==> 05-19: inputs <==
==> flow/design.v (excerpt) <==
module top(
    input logic clk,         
    input logic rst,         
    output logic RGB_R,      
    output logic RGB_G,      
    output logic RGB_B       
);
Settings: LEC_CHECK=0, ABC_AREA=1, CAP_MARGIN=20, CORE_MARGIN=5, CORE_UTILIZATION=40, CTS_CLUSTER_SIZE=29, HOLD_SLACK_MARGIN=0.2, MIN_ROUTING_LAYER=met2, PLACE_DENSITY=0.66, SLEW_MARGIN=20; clock period 14.0 ns.
run.sh (not shown) runs the stock make flow with config.mk's settings and CLKGATE_MAP_FILE=.
==> 05-23 (differences from 05-19) <==
==> flow/config.mk (replaced) <==
export PLATFORM = sky130hd
export DESIGN_NAME = top
export DESIGN_NICKNAME = top
export VERILOG_FILES = /design/flow/design.v
export SDC_FILE = /design/flow/constraint.sdc
export NUM_CORES = 4
export LEC_CHECK = 0
export ABC_AREA = 1
export CAP_MARGIN = 20
export CORE_MARGIN = 2
export CORE_UTILIZATION = 72
export CTS_CLUSTER_SIZE = 81
export PLACE_DENSITY_LB_ADDON = 0.23
export SLEW_MARGIN = 20
==> 04-02 (differences from 05-19) <==
==> flow/config.mk (replaced) <==
export PLATFORM = sky130hd
export DESIGN_NAME = top
export DESIGN_NICKNAME = top
export VERILOG_FILES = /design/flow/design.v
export SDC_FILE = /design/flow/constraint.sdc
export NUM_CORES = 4
export LEC_CHECK = 0
export ABC_AREA = 1
export CAP_MARGIN = 20
export CORE_MARGIN = 2
export CORE_UTILIZATION = 72
export CTS_CLUSTER_DIAMETER = 398
export CTS_CLUSTER_SIZE = 98
export PLACE_DENSITY = 0.4
export SETUP_SLACK_MARGIN = 1.49
export SLEW_MARGIN = 20
==> flow/constraint.sdc (replaced) <==
create_clock -name core_clock -period 5.07 [get_ports {clk}]
set_input_delay 1.0140 -clock core_clock [delete_from_list [all_inputs] [get_ports {clk}]]
set_output_delay 1.0140 -clock core_clock [all_outputs]
set_load 0.01 [all_outputs]
==> comparison <==
Between 05-23 and 05-19, the lower routed wire length is in 05-23 (gap 2.0%, measured against 05-19).
05-19 completed without violations. 04-02 ended with an error in clock tree synthesis (4_1_cts), error DPL-0033. 05-23 ran to the end with no violations.
Critical path depth: 05-19 is higher than 05-23 (5).
Of 05-19 and 05-23, 05-19 has the higher non-clock buffer count (gap 1).
Against 05-23, the sequential share of layout area of 05-19 is lower by 0.14 points.
In sequential power, 05-19 and 05-23 hardly differ.
Synthesized cell count is the same in 05-23 and 05-19.
Count of clock-buffer cells in the layout is the same in 05-23 and 05-19.
Between 05-19 and 05-23, the lower utilization is in 05-19 (gap 33 points).
Sequential cell count is the same in 05-23 and 05-19.
Of 05-19 and 05-23, 05-19 has the higher register-to-register slack (gap 0.19 ns).

==> trial 89 <==
top again, from the RTL that the note above started with.
export LEC_CHECK = 0
export CAP_MARGIN = 20
export CORE_MARGIN = 2
export CORE_UTILIZATION = 72
export CTS_CLUSTER_DIAMETER = 391
export CTS_CLUSTER_SIZE = 100
export PLACE_DENSITY = 0.41
export SETUP_SLACK_MARGIN = 0.98
export SLEW_MARGIN = 20
export TNS_END_PERCENT = 5
create_clock -name core_clock -period 10.6 [get_ports {clk}]
==> build 62 (differences from trial 89) <==
==> flow/config.mk (replaced) <==
export PLATFORM = sky130hd
export DESIGN_NAME = top
export DESIGN_NICKNAME = top
export VERILOG_FILES = /design/flow/design.v
export SDC_FILE = /design/flow/constraint.sdc
export NUM_CORES = 4
export LEC_CHECK = 0
export ABC_AREA = 1
export CAP_MARGIN = 20
export CORE_MARGIN = 2
export CORE_UTILIZATION = 72
export CTS_CLUSTER_DIAMETER = 97
export CTS_CLUSTER_SIZE = 81
export HOLD_SLACK_MARGIN = 0.29
export PLACE_DENSITY_LB_ADDON = 0.28
export SLEW_MARGIN = 35
==> flow/constraint.sdc (replaced) <==
create_clock -name core_clock -period 10.4 [get_ports {clk}]
set_input_delay 2.0800 -clock core_clock [delete_from_list [all_inputs] [get_ports {clk}]]
set_output_delay 2.0800 -clock core_clock [all_outputs]
set_load 0.01 [all_outputs]
==> run_results.csv <==
group,metric,value,unit
synthesis,ys_sh_adder,38.1,%
sta,setup_ws,-0.558,ns
outcome,status,"finished with violations",
sta,finalSetupViolations,9,
synthesis,synth_area,19600,um2
global_routing,grtUsageMet3,7.32,%
synthesis,yosys_cells,2750,
outcome,failed_checks,"setup timing",
# the run above: build 62

==> run_results.csv <==
group,metric,value,unit
outcome,status,"aborted with a tool error",
synthesis,ys_sh_adder,37.9,%
die,coreArea,26900,um2
outcome,first-error,"[ERROR GRT-0232] Routing congestion too high. Check the congestion heatmap in the GUI.",
synthesis,yosys_cells,2413,
outcome,lastStage,"5_1_grt",
synthesis,synth_area,19700,um2
cts,htreeDepth,3,
global_routing,grtUsageMet3,50.7,%
synthesis,async_reset_ff_share,0,%
synthesis,edf_count,0,
# the run above: trial 89

Power and IR drop assume default switching activity.
